Setup of try-willow:
==> flow/design.v <==
module alu_top(clk, a, b, op, out, carry_out, over_flow, zero);
input clk;
input [31:0] a, b;
input [2:0] op;
output reg [31:0] out;
output reg carry_out, over_flow, zero;
reg [31:0] a_r, b_r;
reg [2:0] op_r;
wire [31:0] alu_out;
wire alu_carry_out, alu_over_flow, alu_zero;
ALU alu_core(a_r, b_r, op_r, alu_out, alu_carry_out, alu_over_flow, alu_zero);
always @(posedge clk) begin
	a_r <= a;
	b_r <= b;
	op_r <= op;
	out <= alu_out;
	carry_out <= alu_carry_out;
	over_flow <= alu_over_flow;
	zero <= alu_zero;
end
endmodule

module xorgate(a, b, out);
output[31:0] out;
input wire[31:0] a, b;
generate  
genvar index;
for (index = 0; index<32; index = index + 1)
	begin: xorgen
		xor xor1(out[index], a[index], b[index]);
	end
endgenerate
endmodule
module andgate(a, b, out);
output[31:0] out;
input[31:0] a, b;
generate  
genvar index;
for (index = 0; index<32; index = index + 1)
	begin: andgen
		and and1(out[index], a[index], b[index]);  
	end
endgenerate
endmodule
module orgate(a, b, out);
output[31:0] out;
input[31:0] a, b;
generate  
genvar index;
for (index = 0; index<32; index = index + 1)
	begin: orgen
		or or1(out[index], a[index], b[index]);
	end
endgenerate
endmodule
module adder(sum, carryout, a, b, carryin);
output sum, carryout;
input a, b, carryin;
xor sumbit(sum, a, b, carryin);
and bc(b_c, b, carryin);
and ac(a_c, a, carryin);
and ab(a_b, a, b);
or cout(carryout, b_c, a_c, a_b);
endmodule
module adder32Bit(addo, carryout, over_flow, A, B, carry_in);
output[31:0] addo;  
output carryout;  
output over_flow;  
input[31:0] A;  
input[31:0] B;  
input carry_in;
wire[31:0] carry_oarray;
adder adder_init (addo[0], carry_oarray[0], A[0], B[0], carry_in);
adder adder1 (addo[1], carry_oarray[1], A[1], B[1], carry_oarray[0]);
generate  
genvar index;
for (index = 2; index<32; index = index + 1)
	begin: add32b
	adder addergen (addo[index], carry_oarray[index], A[index], B[index], carry_oarray[index-1]);
	end
endgenerate
assign carryout = carry_oarray[31];
wire abxor, abcoutxor;
xor xor1(abxor, A[31], B[31]);
xor xor2(abcoutxor, carryout, abxor);
xor xor3(over_flow, addo[31], abcoutxor);
endmodule 
module slt(sum, overflow, slto);
input[31:0] sum;
input overflow;
output slto;
xor slt_xor(slto, sum[31], overflow);
endmodule
module structuralMultiplexer(out, mux_command, ando, oro, xoro, addo, slto);
output[31:0] out;
input[2:0] mux_command;  
input[31:0] ando;  
input[31:0] oro;  
input[31:0] xoro;  
input[31:0] addo;  
input slto;  
wire[2:0] inv_command;
wire[31:0] enableand, enableor, enablexor, enableadd;  
wire enableslt;  
not notCommand0(inv_command[0], mux_command[0]);  
not notCommand1(inv_command[1], mux_command[1]);
not notCommand2(inv_command[2], mux_command[2]);
and slt_and(enableslt, slto, inv_command[2], mux_command[1], inv_command[0]);
generate
genvar index;
for (index = 0; index<32; index = index + 1)
	begin: muxgen 
		and ando_and(enableand[index], ando[index], inv_command[2], mux_command[1], mux_command[0]);  
		and oro_and(enableor[index], oro[index], mux_command[2], inv_command[1], inv_command[0]);  
		and xoro_and(enablexor[index], xoro[index], inv_command[2], inv_command[1], mux_command[0]);  
		and addo_and(enableadd[index], addo[index], inv_command[2], inv_command[1], inv_command[0]);  
		or or1(out[index], enableand[index],  enableor[index], enablexor[index], enableadd[index], enableslt);  
	end
endgenerate
endmodule
module LUT(mux_command, a_inv, b_inv, carry_in, allow_overflow, addr);
output reg[2:0] mux_command;
output reg a_inv;
output reg b_inv;
output reg carry_in;
output reg allow_overflow;
input[2:0] addr;
always @ (addr) begin
	case(addr)
	3'd0: begin mux_command = 3'b000; a_inv = 0; b_inv = 0; carry_in = 0; allow_overflow = 1; end  
	3'd1: begin mux_command = 3'b000; a_inv = 0; b_inv = 1; carry_in = 1; allow_overflow = 1; end  
	3'd2: begin mux_command = 3'b001; a_inv = 0; b_inv = 0; carry_in = 0; allow_overflow = 1; end  
	3'd3: begin mux_command = 3'b010; a_inv = 0; b_inv = 1; carry_in = 1; allow_overflow = 0; end  
	3'd4: begin mux_command = 3'b011; a_inv = 0; b_inv = 0; carry_in = 0; allow_overflow = 1; end  
	3'd6: begin mux_command = 3'b011; a_inv = 1; b_inv = 1; carry_in = 0; allow_overflow = 1; end  
	3'd7: begin mux_command = 3'b100; a_inv = 0; b_inv = 0; carry_in = 0; allow_overflow = 1; end  
	3'd5: begin mux_command = 3'b100; a_inv = 1; b_inv = 1; carry_in = 0; allow_overflow = 1; end  
default: $display("Please check inputs");
endcase
end
endmodule
module ALU(a, b, addr, out, carry_out, over_flow, zero);
input[31:0] a, b;
input[2:0] addr;  
output[31:0] out;
output carry_out, over_flow, zero;
wire carry_in, b_inv;  
wire a_inv, allow_overflow;  
wire[2:0] mux_command;
wire[31:0] A, B;  
wire[31:0] addo, xoro, ando, oro;
wire slto;
LUT lookuptable(mux_command, a_inv, b_inv, carry_in, allow_overflow, addr);
generate
genvar index;
for (index = 0; index<32; index = index + 1)
	begin: abinv_gen
		xor a_invgen(A[index], a[index], a_inv);  
		xor b_invgen(B[index], b[index], b_inv);  
	end
endgenerate
andgate and_gate(A, B, ando);  
orgate or_gate(A, B, oro);  
xorgate xor_gate(A, B, xoro);  
adder32Bit add_gate(addo, carry_out, over_flow, A, B, carry_in);  
slt slt_gate(addo, over_flow, slto);
and allowoverflow_and(overflow, over_flow, allow_overflow);
structuralMultiplexer mux_structure(out, mux_command, ando, oro, xoro, addo, slto);
wire[31:0] equal;
generate  
genvar index1;
for (index1 = 0; index1 <32; index1 = index1+1)begin
                nor nor1(equal[index1], out[index1], 0);
end
endgenerate
and and1(zero, equal[0], equal[1], equal[2], equal[3],equal[4],equal[5],equal[6],equal[7],equal[8],equal[9],equal[10],equal[11],equal[12],equal[13],equal[14],equal[15],equal[16],equal[17],equal[18],equal[19],equal[20],equal[21],equal[22],equal[23],equal[24],equal[25],equal[26],equal[27],equal[28],equal[29],equal[30],equal[31]);
endmodule
export LEC_CHECK = 0
export ABC_AREA = 1
export CAP_MARGIN = 20
export CELL_PAD_IN_SITES_DETAIL_PLACEMENT = 1
export CELL_PAD_IN_SITES_GLOBAL_PLACEMENT = 2
export CORE_ASPECT_RATIO = 1.24
export CORE_MARGIN = 7
export CORE_UTILIZATION = 36
export CTS_CLUSTER_DIAMETER = 397
export CTS_CLUSTER_SIZE = 85
export GPL_ROUTABILITY_DRIVEN = 0
export HOLD_SLACK_MARGIN = 0.06
export MAX_ROUTING_LAYER = met4
export PLACE_DENSITY_LB_ADDON = 0.09
export SETUP_SLACK_MARGIN = 2.5
export SLEW_MARGIN = 5
export TNS_END_PERCENT = 50
create_clock -name core_clock -period 14.1 [get_ports {clk}]
run.sh (not shown) runs the stock make flow with config.mk's settings and CLKGATE_MAP_FILE=.
The final layout from try-willow, which completed every stage, passed the timing, DRC and antenna checks at the end of the flow.
Input-level comparison between try-indigo and try-willow:
- clearing PLACE_DENSITY_LB_ADDON, which used to be 0.09
- clearing CTS_CLUSTER_SIZE, which used to be 85
- swapping 36 for 59 in CORE_UTILIZATION
- clearing TNS_END_PERCENT, which used to be 50
- clearing SETUP_SLACK_MARGIN, which used to be 2.5
- clearing MAX_ROUTING_LAYER, which used to be met4
- swapping 5 for 20 in SLEW_MARGIN
- clearing CORE_ASPECT_RATIO, which used to be 1.24
- clearing ABC_AREA, which used to be 1
- clearing CTS_CLUSTER_DIAMETER, which used to be 397
- clearing HOLD_SLACK_MARGIN, which used to be 0.06
- clearing GPL_ROUTABILITY_DRIVEN, which used to be 0
- swapping 7 for 2 in CORE_MARGIN
- clearing CELL_PAD_IN_SITES_DETAIL_PLACEMENT, which used to be 1
- clearing CELL_PAD_IN_SITES_GLOBAL_PLACEMENT, which used to be 2
- swapping 14.1 for 11.2 in the clock period (ns, I/O delays scaled along)
## What came out
- Area reported by Yosys stat of try-indigo exceeds that of try-willow by a few percent.
- Summary of try-willow and try-indigo: one run falls short of a clean finish, namely try-indigo.
- From try-willow to try-indigo the numbers moved as follows: clock slew seen by the registers of the worst setup and hold paths moved up; net switching share of the total power climbed 1.7 points; number of distinct library cells after synthesis now larger; combinational fraction of design power went up 8.1 points.
- try-indigo vs try-willow on share of synthesized cell area in and, or, nand and nor gates: try-indigo is the lower one.
- Measured against each other, try-indigo and try-willow differ in synthesized cell count, the lower figure coming from try-indigo.
#### Input delta (try-garnet over try-indigo)
- putting ABC_AREA at 1 where nothing was set
- swapping 59 for 66 in CORE_UTILIZATION
- putting CTS_CLUSTER_SIZE at 99 where nothing was set
- swapping 11.2 for 7.88 in the clock period (ns, I/O delays scaled along)
Notes after the runs:
From try-indigo to try-garnet the numbers moved as follows: met1 global-route usage rose by 0.53 points; overall power after layout increased by about 40% relative to the old numbers. Worst hold slack came out lower on try-garnet than on try-indigo. Cmp try-indigo and try-garnet / register share of the cell area / lower: try-indigo. Slack of the critical path for try-garnet: 2.85 ns down relative to try-indigo. Changes observed in try-garnet relative to try-indigo: met3 routing resource usage after global routing has decreased; final-layout clock-cell area share has increased; first-pass GRT wire length has decreased; maximum frequency has increased; core utilization has increased. In the metrics for try-indigo and try-garnet, the one carrying the lower cell area after layout is try-garnet. | try-garnet | all stages done | FAIL | negative setup slack |.


== run A ==
// alu_top: RTL as listed in full above, without the edits since
==> flow/config.mk <==
export PLATFORM = sky130hd
export DESIGN_NAME = alu_top
export DESIGN_NICKNAME = alu_top
export VERILOG_FILES = /design/flow/design.v
export SDC_FILE = /design/flow/constraint.sdc
export NUM_CORES = 4
export LEC_CHECK = 0
export ABC_AREA = 1
export CAP_MARGIN = 20
export CELL_PAD_IN_SITES_DETAIL_PLACEMENT = 0
export CELL_PAD_IN_SITES_GLOBAL_PLACEMENT = 1
export CORE_ASPECT_RATIO = 1.76
export CORE_MARGIN = 2
export CORE_UTILIZATION = 55
export CTS_CLUSTER_DIAMETER = 397
export CTS_CLUSTER_SIZE = 20
export GPL_ROUTABILITY_DRIVEN = 0
export MAX_ROUTING_LAYER = met4
export PLACE_DENSITY_LB_ADDON = 0.16
export SETUP_SLACK_MARGIN = -0.37
export SLEW_MARGIN = 20
export TNS_END_PERCENT = 50
==> flow/constraint.sdc <==
create_clock -name core_clock -period 7.9 [get_ports {clk}]
set_input_delay 1.5800 -clock core_clock [delete_from_list [all_inputs] [get_ports {clk}]]
set_output_delay 1.5800 -clock core_clock [all_outputs]
set_load 0.01 [all_outputs]
Run A had finished all stages when the layout checks came back failing, citing negative setup slack.
Input-level comparison between run B and run A:
- a deleted CELL_PAD_IN_SITES_GLOBAL_PLACEMENT that had been 1
- a deleted SETUP_SLACK_MARGIN that had been -0.37
- a deleted PLACE_DENSITY_LB_ADDON that had been 0.16
- a deleted CTS_CLUSTER_SIZE that had been 20
- a change of CORE_UTILIZATION from 55 to 40
- a deleted MAX_ROUTING_LAYER that had been met4
- a deleted CTS_CLUSTER_DIAMETER that had been 397
- a deleted ABC_AREA that had been 1
- a deleted TNS_END_PERCENT that had been 50
- a deleted GPL_ROUTABILITY_DRIVEN that had been 0
- a deleted CELL_PAD_IN_SITES_DETAIL_PLACEMENT that had been 0
- a deleted CORE_ASPECT_RATIO that had been 1.76
- a change of the clock period (ns, I/O delays scaled along) from 7.9 to 14.2
- Run B went all the way through the flow, and no timing, DRC or antenna check failed.
- Compared with run A, run B shows a number of nets produced by synthesis that is about 6% lower.
- When the final numbers for run B and run A were put side by side, the number of endpoints failing setup at the final stage turned out to be smaller in run B.
- Looking at design area across both flows, run B is the weaker of the two, with run A ahead.
## Diff of input files: run C against run B
- SETUP_SLACK_MARGIN: unset -> -0.72
- ABC_AREA: unset -> 0
- CORE_UTILIZATION: 40 -> 68
- CTS_CLUSTER_DIAMETER: unset -> 218
- the clock period (ns, I/O delays scaled along): 14.2 -> 12.4
Findings:
- Run C: flow complete, layout not clean; failing: negative setup slack
- Run C vs run B — overall power of the completed layout climbed by a little under 10%
- Run B → run C: part of the total power dissipated in combinational logic +5.8 points; y dimension of the die -29 um.
- The more densely filled core belongs to run C, not run B.
- Number of ordinary and repair buffers in the finished layout came out higher on run C than on run B.
- Changes observed in run C relative to run B: post-route worst setup slack moved down, power density of the placed cells moved up, sum of routed wire length over all layers moved up.
What run D does differently from run C at the input level:
- changing CORE_UTILIZATION from 68 to 58
- removing CTS_CLUSTER_DIAMETER (formerly 218)
- removing SETUP_SLACK_MARGIN (formerly -0.72)
- removing ABC_AREA (formerly 0)
- changing the clock period (ns, I/O delays scaled along) from 12.4 to 7.88
Results
As for a clean layout from run C and run D, there is none. Complete run, failing final checks: run D, reason negative setup slack. | run C | all stages done | FAIL | negative setup slack |. Diff run D..run C | clock insertion delay at the later pin of the skew report | negligible. Run D vs run C, core occupancy in the finished layout went down by 9.6 points. Final cell area: run D above run C. The non-clock inverter count in the final layout on run D is in line with that on run C. Diff run C -> run D | met1 global-route usage | decrease of 6.4 points. [run D] arrival time reported for the critical path endpoint fell 0.17 ns relative to run C.
Power figures rest on the tool's default switching activity, not on a simulated workload.
